## mips_pipeline
    module mips_pipeline(clk, rst, imem_addr, imem_rdata, dmem_addr, dmem_wdata, dmem_we, dmem_rdata);
export LEC_CHECK = 0
export ABC_AREA = 0
export CAP_MARGIN = 20
export CELL_PAD_IN_SITES_GLOBAL_PLACEMENT = 0
export CORE_MARGIN = 2
export CORE_UTILIZATION = 72
export CTS_CLUSTER_DIAMETER = 314
export GPL_ROUTABILITY_DRIVEN = 1
export GPL_TIMING_DRIVEN = 1
export MAX_ROUTING_LAYER = met4
export PLACE_DENSITY_LB_ADDON = 0.04
export SETUP_SLACK_MARGIN = 3.29
export SLEW_MARGIN = 20
create_clock -name core_clock -period 11.5 [get_ports {clk}]
run.sh (not shown) runs the stock make flow with config.mk's settings and CLKGATE_MAP_FILE=.
The starting point ran to the end with violations: setup timing.
Next try:
ABC_AREA = unset   (was 0)
CELL_PAD_IN_SITES_GLOBAL_PLACEMENT = unset   (was 0)
CORE_UTILIZATION = 40   (was 72)
CTS_CLUSTER_DIAMETER = unset   (was 314)
GPL_ROUTABILITY_DRIVEN = unset   (was 1)
GPL_TIMING_DRIVEN = unset   (was 1)
MAX_ROUTING_LAYER = unset   (was met4)
PLACE_DENSITY = 0.6   (was unset)
PLACE_DENSITY_LB_ADDON = unset   (was 0.04)
SETUP_SLACK_MARGIN = unset   (was 3.29)
clock period = 14.6 ns   (was 11.5 ns; I/O delays follow)
=> This time the run finished clean; cell area came out higher by 2.3%; synthesized cell count stays the same; core utilization came out lower by 35 points; worst setup slack improves by 1.9 ns.
Next try:
CORE_UTILIZATION = 57   (was 40)
clock period = 8.28 ns   (was 14.6 ns; I/O delays follow)
Now the flow reached the layout checks and failed them: setup timing; routed wire length decreases by 2.3%; clock skew decreases by 0.022 ns; worst hold slack gets worse by 0.013 ns.
Next try:
ABC_AREA = 1   (was unset)
CORE_UTILIZATION = 62   (was 57)
After rerunning:
- The changed run finished but fails on setup timing
- total power went up by a few percent
- sequential cell count stays the same
- non-clock buffer count went up by 27
- worst hold slack gains 0.012 ns
- cell count grows by well over a third
- setup slack is better by 0.057 ns
- area after synthesis goes up by a few percent
- register-to-register slack is better by 0.06 ns
- wire length rose by about a fifth
- die size went down by a few percent
- global-route usage came out higher by 7.6 points
Next try:
ABC_AREA = unset   (was 1)
CORE_ASPECT_RATIO = 1.41   (was unset)
CORE_MARGIN = 7   (was 2)
CORE_UTILIZATION = 22   (was 62)
MIN_ROUTING_LAYER = met2   (was unset)
SLEW_MARGIN = 5   (was 20)
clock period = 17.5 ns   (was 8.28 ns; I/O delays follow)
Result: This time the run completed with no timing, DRC or antenna violations. Worst setup slack gets better by 5.4 ns. Critical path depth drops by 4. Worst hold slack got worse by 0.0089 ns. Fmax goes down by about 23%. Routed wire length came out lower by 0.99%. Core utilization goes down by 44 points. Die size rose to 2.8 times its value. Synthesized cell count drops by 36%. Total power falls by about 53%. Sequential cell count does not change.

========
Starting RTL as in the previous note.
Design mips_pipeline, start of the top module:
    module mips_pipeline(clk, rst, imem_addr, imem_rdata, dmem_addr, dmem_wdata, dmem_we, dmem_rdata);
clock: 23.6 ns
lec_check: 0
cap_margin: 20
cell_pad_in_sites_global_placement: 2
core_margin: 8
core_utilization: 19
cts_cluster_diameter: 263
gpl_routability_driven: 1
gpl_timing_driven: 1
hold_slack_margin: 0.21
max_routing_layer: met4
place_density_lb_addon: 0.06
setup_slack_margin: 2.88
slew_margin: 20
Rerun with:
- CELL_PAD_IN_SITES_GLOBAL_PLACEMENT: 2 -> default
- CORE_MARGIN: 8 -> 2
- CORE_UTILIZATION: 19 -> 70
- CTS_CLUSTER_DIAMETER: 263 -> default
- CTS_CLUSTER_SIZE: default -> 25
- GPL_ROUTABILITY_DRIVEN: 1 -> default
- GPL_TIMING_DRIVEN: 1 -> default
- HOLD_SLACK_MARGIN: 0.21 -> default
- MAX_ROUTING_LAYER: met4 -> default
- PLACE_DENSITY_LB_ADDON: 0.06 -> default
- SETUP_SLACK_MARGIN: 2.88 -> default
- clock period: 23.6 -> 11.7 ns (I/O delays scaled with it)
Result: The new run produced a layout that fails on setup timing. Total power rose by well over a third. Final cell count falls by a quarter to a third. Design area came out lower by a little under a tenth.
Rerun with:
- ABC_AREA: default -> 1
- CORE_UTILIZATION: 70 -> 68
- CTS_CLUSTER_SIZE: 25 -> 96
- PLACE_DENSITY: default -> 0.37
- clock period: 11.7 -> 20.6 ns (I/O delays scaled with it)
After rerunning:
- With this change the flow completed without violations
- wire length grows by 19%
- combinational power shrinks by 35%
- register-to-register slack gains 5.4 ns
- global-route usage grows by 3.8 points
- final area grows by 2.7%
Rerun with:
- ABC_AREA: 1 -> default
- CORE_UTILIZATION: 68 -> 40
- CTS_CLUSTER_SIZE: 96 -> default
- PLACE_DENSITY: 0.37 -> 0.6
- SETUP_SLACK_MARGIN: default -> 4.01
- clock period: 20.6 -> 14.6 ns (I/O delays scaled with it)
Effect: Cell area goes down by 0.78%. Power rose by 35%. Die area is higher by 62%. Via count went down by 28%. Cell count decreases by 19%. Routed wire length goes down by 13%.
Rerun with:
- CORE_UTILIZATION: 40 -> 72
- CTS_CLUSTER_SIZE: default -> 58
- PLACE_DENSITY: 0.6 -> 0.64
- SETUP_SLACK_MARGIN: 4.01 -> default
- clock period: 14.6 -> 8.1 ns (I/O delays scaled with it)
What happened: With this change the flow ran to the end with violations: setup timing. Worst setup slack got worse by 6.4 ns. First-iteration DRC count grows by 62%. Sequential power grows by 79%. Routed wire length grows by 0.70%. Critical path depth shrinks by 1. Maximum frequency grows by 0.65%. Die area shrinks by 44%. Final area shrinks by 1.3%.

========
Setup of run A:
mips_pipeline again, from the RTL that the note above started with.
Design mips_pipeline, start of the top module:
    module mips_pipeline(clk, rst, imem_addr, imem_rdata, dmem_addr, dmem_wdata, dmem_we, dmem_rdata);
==> flow/config.mk <==
export PLATFORM = sky130hd
export DESIGN_NAME = mips_pipeline
export DESIGN_NICKNAME = mips_pipeline
export VERILOG_FILES = /design/flow/design.v
export SDC_FILE = /design/flow/constraint.sdc
export NUM_CORES = 4
export LEC_CHECK = 0
export CAP_MARGIN = 30
export CELL_PAD_IN_SITES_DETAIL_PLACEMENT = 1
export CORE_MARGIN = 2
export CORE_UTILIZATION = 27
export CTS_CLUSTER_SIZE = 31
export HOLD_SLACK_MARGIN = 0.27
export SLEW_MARGIN = 25
export TNS_END_PERCENT = 95
==> flow/constraint.sdc <==
create_clock -name core_clock -period 9.79 [get_ports {clk}]
set_input_delay 1.9580 -clock core_clock [delete_from_list [all_inputs] [get_ports {clk}]]
set_output_delay 1.9580 -clock core_clock [all_outputs]
set_load 0.01 [all_outputs]
Run A finished every stage; the final checks, however, were not passed, the failures being negative setup slack.
What run B does differently from run A at the input level:
Settings: clearing CTS_CLUSTER_SIZE, which used to be 31; clearing HOLD_SLACK_MARGIN, which used to be 0.27; swapping 25 for 20 in SLEW_MARGIN; swapping 27 for 40 in CORE_UTILIZATION; swapping 30 for 20 in CAP_MARGIN; swapping 9.79 for 15.0 in the clock period (ns, I/O delays scaled along).
==> results <==
- Looking at summed area of non-filler cells in the final layout across both flows, run B is the stronger of the two, with run A trailing.
- Between run B and run A, it is run B whose fraction of area in clock buffers and inverters is higher, by 0.22 points.
- Relative to run A, share of power burned in combinational logic has gone down in run B.
- Horizontal die size, run B and run A, lower one = run B.
- Per the final summary, run B finished and its layout is clean on timing, DRC and antenna.
Power and IR drop assume default switching activity.
